## dma_ahb_simple
module dma_ahb_simple
(
       input   wire          HRESETn
     , input   wire          HCLK
     , input   wire          S_HSEL
     , input   wire  [31:0]  S_HADDR
     , input   wire  [ 1:0]  S_HTRANS
     , input   wire          S_HWRITE
     , input   wire  [ 2:0]  S_HSIZE
     , input   wire  [ 2:0]  S_HBURST
     , input   wire  [31:0]  S_HWDATA
     , output  wire  [31:0]  S_HRDATA
     , output  wire  [ 1:0]  S_HRESP
     , input   wire          S_HREADYin
     , output  wire          S_HREADYout
     , output  wire          IRQ
     , output  wire          M_HBUSREQ
     , input   wire          M_HGRANT
     , output  wire  [31:0]  M_HADDR
     , output  wire  [ 1:0]  M_HTRANS
     , output  wire          M_HWRITE
     , output  wire  [ 2:0]  M_HSIZE
     , output  wire  [ 2:0]  M_HBURST
     , output  wire  [ 3:0]  M_HPROT
     , output  wire  [31:0]  M_HWDATA
     , input   wire  [31:0]  M_HRDATA
     , input   wire  [ 1:0]  M_HRESP
     , input   wire          M_HREADY
);
Size in the first run: ~3,200 cells after synthesis, roughly 230 I/O pins, ~44,000 sq um of cells after synthesis.
clock: 4.5 ns
lec_check: 0
cap_margin: 20
core_margin: 2
core_utilization: 40
cts_cluster_diameter: 176
hold_slack_margin: 0.17
max_routing_layer: met4
slew_margin: 20
run.sh (not shown) runs the stock make flow with config.mk's settings and CLKGATE_MAP_FILE=.
The first run passed the timing, design-rule and antenna checks.
Then changed:
ABC_AREA = 1   (was not set)
CELL_PAD_IN_SITES_DETAIL_PLACEMENT = 2   (was not set)
CELL_PAD_IN_SITES_GLOBAL_PLACEMENT = 2   (was not set)
CORE_ASPECT_RATIO = 0.97   (was not set)
CTS_CLUSTER_DIAMETER = 366   (was 176)
GPL_ROUTABILITY_DRIVEN = 1   (was not set)
HOLD_SLACK_MARGIN = not set   (was 0.17)
MIN_ROUTING_LAYER = met2   (was not set)
Effect:
- global-route usage goes up by 25 points
- final area grows by 7.8%
- total power rose by 7.6%
- clock-buffer cell count goes up by 9
- die area came out higher by 8.7%
- setup slack gets worse by 0.14 ns
- first-iteration DRC count grows to 3.2 times its value
- synthesized area climbs by 8.8%
- fmax decreases by 4.0%
Then changed:
ABC_AREA = not set   (was 1)
CELL_PAD_IN_SITES_DETAIL_PLACEMENT = not set   (was 2)
CELL_PAD_IN_SITES_GLOBAL_PLACEMENT = not set   (was 2)
CORE_ASPECT_RATIO = not set   (was 0.97)
CORE_UTILIZATION = 66   (was 40)
CTS_CLUSTER_DIAMETER = not set   (was 366)
GPL_ROUTABILITY_DRIVEN = not set   (was 1)
MAX_ROUTING_LAYER = not set   (was met4)
MIN_ROUTING_LAYER = not set   (was met2)
SETUP_SLACK_MARGIN = 0.54   (was not set)
clock period = 1.86 ns   (was 4.5 ns; I/O delays follow)
The new run stopped in global routing (5_1_grt).
Area after synthesis went down by a little under a tenth.
Die area went down by well over a third.
Synthesized cell count went down by well over a third.

========
Setup of wip/zinc:
Starting RTL as in the previous note.
==> flow/config.mk <==
export PLATFORM = sky130hd
export DESIGN_NAME = dma_ahb_simple
export DESIGN_NICKNAME = dma_ahb_simple
export VERILOG_FILES = /design/flow/design.v
export SDC_FILE = /design/flow/constraint.sdc
export NUM_CORES = 4
export LEC_CHECK = 0
export ABC_AREA = 1
export CAP_MARGIN = 40
export CELL_PAD_IN_SITES_GLOBAL_PLACEMENT = 2
export CORE_MARGIN = 6
export CORE_UTILIZATION = 34
export CTS_CLUSTER_SIZE = 23
export GPL_ROUTABILITY_DRIVEN = 1
export GPL_TIMING_DRIVEN = 1
export HOLD_SLACK_MARGIN = 0.23
export MAX_ROUTING_LAYER = met4
export PLACE_DENSITY = 0.78
export SLEW_MARGIN = 5
==> flow/constraint.sdc <==
create_clock -name core_clock -period 3.21 [get_ports {HCLK}]
set_input_delay 0.6420 -clock core_clock [delete_from_list [all_inputs] [get_ports {HCLK}]]
set_output_delay 0.6420 -clock core_clock [all_outputs]
set_load 0.01 [all_outputs]
wip/zinc finished every stage and its layout cleared the timing, design-rule and antenna checks.
#### Input delta (wip/onyx over wip/zinc)
==> flow/config.mk <==
export PLATFORM = sky130hd
export DESIGN_NAME = dma_ahb_simple
export DESIGN_NICKNAME = dma_ahb_simple
export VERILOG_FILES = /design/flow/design.v
export SDC_FILE = /design/flow/constraint.sdc
export NUM_CORES = 4
export LEC_CHECK = 0
export ABC_AREA = 1
export CAP_MARGIN = 40
export CELL_PAD_IN_SITES_GLOBAL_PLACEMENT = 0
export CORE_MARGIN = 2
export CORE_UTILIZATION = 67
export GPL_ROUTABILITY_DRIVEN = 1
export GPL_TIMING_DRIVEN = 1
export SLEW_MARGIN = 20
==> flow/constraint.sdc <==
create_clock -name core_clock -period 2.91 [get_ports {HCLK}]
set_input_delay 0.5820 -clock core_clock [delete_from_list [all_inputs] [get_ports {HCLK}]]
set_output_delay 0.5820 -clock core_clock [all_outputs]
set_load 0.01 [all_outputs]
Notes after the runs:
wip/onyx and wip/zinc ended up with nearly the same clock-pin slew of the registers on the worst-case setup and hold paths. Wire length of the first global-routing pass ends up higher on wip/zinc. Looking at fraction of power consumed by sequential logic across wip/onyx and wip/zinc, the one that comes out lower is wip/zinc. The number of clock buffer instances in the layout number comes out higher for wip/zinc vs wip/onyx. Final critical-path setup slack, wip/onyx and wip/zinc: higher on wip/zinc. Core utilization at floorplan, wip/onyx and wip/zinc: lower on wip/zinc. Against wip/zinc, total core area in wip/onyx fell by more than a quarter. Pin slew with the least headroom to its limit: wip/onyx higher than wip/zinc. Tally of non-filler cells in the final layout: wip/onyx vs wip/zinc down 12%.
Relative to wip/onyx, the following input files were edited for wip/garnet:
==> flow/config.mk <==
export PLATFORM = sky130hd
export DESIGN_NAME = dma_ahb_simple
export DESIGN_NICKNAME = dma_ahb_simple
export VERILOG_FILES = /design/flow/design.v
export SDC_FILE = /design/flow/constraint.sdc
export NUM_CORES = 4
export LEC_CHECK = 0
export CAP_MARGIN = 20
export CORE_MARGIN = 2
export CORE_UTILIZATION = 40
export SLEW_MARGIN = 20
==> flow/constraint.sdc <==
create_clock -name core_clock -period 4.5 [get_ports {HCLK}]
set_input_delay 0.9000 -clock core_clock [delete_from_list [all_inputs] [get_ports {HCLK}]]
set_output_delay 0.9000 -clock core_clock [all_outputs]
set_load 0.01 [all_outputs]
[summary]
- Mean instance size in the synthesized netlist delta for wip/garnet relative to wip/onyx: about 56% higher
- Between wip/onyx and wip/garnet, number of global-route vias before repair is higher for wip/onyx, wip/garnet comes in under that.
- Diff wip/onyx -> wip/garnet: portion of the layout cell area used by clock cells went up 0.66 points, placed instance area went down, fraction of the core area covered by cells at the end of the flow saw a decrease, pin count of the biggest net entering global routing lost about 28%, number of antenna violations at the first check in global routing fell 1.
- The maximum clock frequency of wip/garnet is lower than that of wip/onyx.
- wip/garnet vs wip/onyx: count of clock-buffer cells in the layout up
- The clock-pin slew on the worst setup and hold paths on wip/garnet is in line with that on wip/onyx.
--- input diff wip/garnet..wip/sierra ---
-- flow/config.mk --
<<< wip/garnet, line 6
export NUM_CORES = 4
export LEC_CHECK = 0
export CAP_MARGIN = 20
export CORE_MARGIN = 2
export CORE_UTILIZATION = 40
export SLEW_MARGIN = 20
>>> wip/sierra, line 6
export NUM_CORES = 4
export LEC_CHECK = 0
export ABC_AREA = 1
export CAP_MARGIN = 20
export CORE_MARGIN = 2
export CORE_UTILIZATION = 68
export SLEW_MARGIN = 20
==> flow/constraint.sdc <==
create_clock -name core_clock -period 3.29 [get_ports {HCLK}]
set_input_delay 0.6580 -clock core_clock [delete_from_list [all_inputs] [get_ports {HCLK}]]
set_output_delay 0.6580 -clock core_clock [all_outputs]
set_load 0.01 [all_outputs]
## What came out
- Going from wip/garnet to wip/sierra, total routed wirelength grows by 14 mm.
- Via count (higher): wip/sierra
- Well tap count (wip/sierra vs. wip/garnet) decreases by more than a quarter
- wip/garnet has lower number of buffers other than clock buffers in the final layout than wip/sierra.
Power figures rest on the tool's default switching activity, not on a simulated workload.
